==> zinc: inputs <==
==> flow/design.v <==
`timescale 1ns / 1ps
module clockDivider(input clk, rst, output reg clk_out, output tick);
reg [31:0] count; 
parameter n = 20;
always @ (posedge(clk), posedge(rst)) begin 
if (rst == 1'b1)
count <= 32'b0;
else if (count == n-1)
count <= 32'b0;
else
count <= count + 1;
end
always @ (posedge(clk), posedge(rst)) begin
if (rst == 1'b1)
clk_out <= 1'b0;
else if (count == n-1)
  clk_out <= ~clk_out;
else
 clk_out <= clk_out;
end
assign tick = (count == n-1) & ~clk_out;
endmodule
`timescale 1ns / 1ps
module refreshCounter(
input clk,
input rst,
input en,
output reg[1:0] refreshcounter
    );
    always@(posedge clk, posedge rst)
    if (rst)
    refreshcounter <= 2'd0;
    else if (en)
    refreshcounter <= refreshcounter +1; 
endmodule
`timescale 1ns / 1ps
module anodeControl(
input [1:0] refreshcounter,
output reg [3:0] anode
    );
    always @(refreshcounter)
    begin 
    case(refreshcounter)
    2'b00:
      anode= 4'b1110;
    2'b01:
      anode= 4'b1101;
    2'b10:
      anode= 4'b1011;
    2'b11:
      anode= 4'b0111;
      endcase
      end
endmodule
`timescale 1ns / 1ps
module increment(
input clk,
input rst,
input en,
input button,
output reg [3:0]in 
    );
        reg push_f;
       reg push_sync;
       reg push_sync_f;
       wire push_edge;
       always@(posedge clk, posedge rst) begin
       if (rst) begin
           push_f <= 1'b0;
           push_sync <= 1'b0;
       end else if (en) begin
           push_f <= button;
           push_sync <= push_f;    
       end
       end
       always @(posedge clk, posedge rst) begin
       if (rst) begin
           push_sync_f <= 1'b0;
       end else if (en) begin
           push_sync_f <= push_sync;
           end
       end
       assign push_edge = push_sync & ~push_sync_f;
       always @(posedge clk, posedge rst)
       begin
       if(rst)begin
       in<=0;
       end
       else if (en && push_edge)
       begin
          if (in!=9)
          in<=in+1;
          else
          in<=0;
          end
      end
endmodule
module operations(
input clk,
input en,
input [4:0] operation,
input reset,
input [3:0] dig1, dig2, dig3, dig4,
output reg [13:0] result,
output reg  negative_sign,
output reg dot
    );
    reg [7:0] num1, num2;
    always @(posedge clk) begin
      if (en) begin
        if (reset == 1) begin
            num1 <= 0;
            num2 <= 0;
        end
        else begin
            num1 <= (dig1 * 10) + dig2;
            num2 <= (dig3 * 10) + dig4;
        end
      end
    end
    always @(posedge (clk))
     begin
      if (en) begin
        if (reset == 1) begin
            result <= 16'b0;
             negative_sign <= 0;
             dot<=0;
        end
        else if (operation[0] == 1) begin     
            result <= num1 + num2;
             negative_sign <= 0;
             dot<=1;
        end
        else if (operation[1] == 1) begin     
          if (num1==num2) begin
                      result <= 0;
                      negative_sign <= 0;
                      dot<=1;
                  end
            if (num1>num2) begin
                result <= num1 - num2;
                negative_sign <= 0;
                dot<=1;
            end
            if (num2>num1) begin
                result <= num2 - num1;
                negative_sign <=  1;
                dot<=1;
            end
        end
        else if (operation[2] == 1) begin     
            result <= num1 * num2;
             negative_sign <= 0;
             dot<=1;
        end
        else if (operation[3] == 1) begin     
            result <= (num2 == 0) ? 14'd0 : num1 / num2;
             negative_sign <= 0;
            dot<=1;
        end
         else if (operation[4] == 1) begin     
                   result<= (num1 *100) + num2;
                    negative_sign <= 0;
                   dot<=0;
               end
        else
        begin
        result<= (num1 *100) + num2;
        negative_sign <= 0;
        dot<=0;
        end
      end
   end
endmodule
`timescale 1ns / 1ps
module seperate_results(input clk,
input en,
input [13:0] result,
output reg [3:0] final1, final2, final3, final4
    );
    always @(posedge clk) begin
        if (en) begin
        final1<= (result)%10;
        final2<= (result/10)%10;
        final3<= (result/100)%10;
        final4<= (result/1000)%10;
        end
    end
endmodule
module seven_seg(
input clk,
input rst,
input en,
input [3:0] in,
input dot,
output reg [7:0] out
    );
    always @(posedge(clk)) begin
                  if (en) begin
                    case(in)
                        4'b0000:             
                        out[6:0] <= 7'b0000001;    
                        4'b0001:             
                         out[6:0] <= 7'b1001111;
                        4'b0010:             
                         out[6:0] <= 7'b0010010; 
                        4'b0011:             
                         out[6:0] <= 7'b0000110;
                        4'b0100:             
                         out[6:0] <= 7'b1001100;
                        4'b0101:             
                         out[6:0] <= 7'b0100100;
                        4'b0110:             
                         out[6:0] <= 7'b0100000;
                        4'b0111:             
                         out[6:0] <= 7'b0001111;
                        4'b1000:             
                         out[6:0] <= 7'b0000000;
                        4'b1001:             
                         out[6:0] <= 7'b0000100;
                        4'b1010: 
                         out[6:0] <= 7'b1111110;                        
                        default:
                         out[6:0] <= out[6:0];
                    endcase 
                    out[7] <= dot;
                  end
    end
endmodule
`timescale 1ns / 1ps
module BCDcontrol(
input [7:0] digit1,
input [7:0] digit2,
input [7:0] digit3,
input [7:0] digit4,
input [1:0] refreshcounter,
output reg [7:0] outDigit
    );
    always @(*)
        begin 
        case(refreshcounter)
        2'd0:
          outDigit= digit1;
        2'd1:
          outDigit= digit2;
        2'd2:
          outDigit= digit3;
        2'd3:
          outDigit= digit4;
          endcase
          end
endmodule
module topmodule( input clk,
input rst,
output [3:0] anode,
output [7:0] cathode,
input B1, B2, B3, B4,
input [4:0] operation);
wire refreshclock;
wire refreshtick;
wire [1:0] refreshcounter;
wire [3:0] digit1;
wire [3:0] digit2;
wire [3:0] digit3;
wire [3:0] digit4;
wire [7:0] digit1disp;
wire [7:0] digit2disp;
wire [7:0] digit3disp;
wire [7:0] digit4disp;
wire dot;
wire [3:0] final1, final2, final3, final4; 
wire [13:0] result;     
wire negative_sign;                
clockDivider refreshclockGenerator( .clk(clk),.clk_out(refreshclock),.tick(refreshtick),.rst(rst));
refreshCounter counter(.clk(clk),.rst(rst),.en(refreshtick),.refreshcounter(refreshcounter));
anodeControl anodeControl(.refreshcounter(refreshcounter),.anode(anode));
increment case1(.clk(clk), .en(refreshtick), .rst(rst),.button(B1),.in(digit1));
increment case2(.clk(clk), .en(refreshtick), .rst(rst),.button(B2),.in(digit2));
increment case3(.clk(clk), .en(refreshtick), .rst(rst),.button(B3),.in(digit3));
increment case4(.clk(clk), .en(refreshtick), .rst(rst),.button(B4),.in(digit4));
operations operate(.clk(clk), .en(refreshtick),.operation(operation), .reset(rst), .dig1(digit1), .dig2(digit2), .dig3(digit3),.dig4(digit4), .result(result), .negative_sign(negative_sign),.dot(dot));
seperate_results seperate(.clk(clk), .en(refreshtick), .result(result), .final1(final1), .final2(final2), .final3(final3), .final4(final4));
seven_seg display1(.clk(clk), .en(refreshtick),.in(final1),.dot(1'b1),.rst(rst),.out(digit1disp));
seven_seg display2(.clk(clk), .en(refreshtick),.in(final2),.dot(1'b1),.rst(rst),.out(digit2disp));
seven_seg display3(.clk(clk), .en(refreshtick),.in(final3),.dot(dot),.rst(rst),.out(digit3disp));
seven_seg display4(.clk(clk), .en(refreshtick),.in((negative_sign) ? 4'b1010 : final4),.dot(1'b1),.rst(rst),.out(digit4disp)); 
BCDcontrol control(.digit1(digit1disp), .digit2(digit2disp),.digit3(digit3disp), .digit4(digit4disp),.refreshcounter(refreshcounter),.outDigit(cathode));
endmodule
==> flow/run.sh <==
#!/bin/bash
# the make line also repeats each setting of config.mk as NAME=value (left out here)
make -C /OpenROAD-flow-scripts/flow DESIGN_CONFIG=/design/flow/config.mk WORK_HOME=/design/flow/orfs CLKGATE_MAP_FILE= finish
==> flow/config.mk <==
export PLATFORM = sky130hd
export DESIGN_NAME = topmodule
export DESIGN_NICKNAME = topmodule
export VERILOG_FILES = /design/flow/design.v
export SDC_FILE = /design/flow/constraint.sdc
export NUM_CORES = 4
export LEC_CHECK = 0
export ABC_AREA = 1
export CAP_MARGIN = 20
export CORE_MARGIN = 2
export CORE_UTILIZATION = 71
export PLACE_DENSITY = 0.65
export SETUP_SLACK_MARGIN = -0.5
export SLEW_MARGIN = 20
==> flow/constraint.sdc <==
create_clock -name core_clock -period 21.6 [get_ports {clk}]
set_input_delay 4.3200 -clock core_clock [delete_from_list [all_inputs] [get_ports {clk}]]
set_output_delay 4.3200 -clock core_clock [all_outputs]
set_load 0.01 [all_outputs]
==> willow: changes against zinc <==
Settings changed: CORE_UTILIZATION 71 to 70, MAX_ROUTING_LAYER set to met4, SETUP_SLACK_MARGIN -0.5 to not set.
==> flow/constraint.sdc (replaced) <==
create_clock -name core_clock -period 20.0 [get_ports {clk}]
set_input_delay 4.0000 -clock core_clock [delete_from_list [all_inputs] [get_ports {clk}]]
set_output_delay 4.0000 -clock core_clock [all_outputs]
set_load 0.01 [all_outputs]
==> quartz: changes against zinc <==
Settings changed: CAP_MARGIN 20 to 5, CORE_UTILIZATION 71 to 40, CTS_CLUSTER_DIAMETER set to 370, CTS_CLUSTER_SIZE set to 70, PLACE_DENSITY 0.65 to not set, PLACE_DENSITY_LB_ADDON set to 0.2, SETUP_SLACK_MARGIN -0.5 to 1.34.
==> flow/constraint.sdc (replaced) <==
create_clock -name core_clock -period 32.0 [get_ports {clk}]
set_input_delay 6.4000 -clock core_clock [delete_from_list [all_inputs] [get_ports {clk}]]
set_output_delay 6.4000 -clock core_clock [all_outputs]
set_load 0.01 [all_outputs]
==> comparison <==
zinc ran to the end with violations: negative setup slack. willow did not get past 5_1_grt, error ODB-0269. quartz finished with timing, DRC and antenna clean.
In zinc the maximum frequency is larger than in quartz, by 19%.
Of zinc and quartz, zinc has the higher routed wire length (gap 17%, measured against quartz).
Non-clock buffer count: quartz is lower than zinc (190).
Of quartz and zinc, quartz has the higher cell count (gap 2.9%, measured against zinc).
Against zinc, the hold slack of quartz is higher by 0.012 ns.
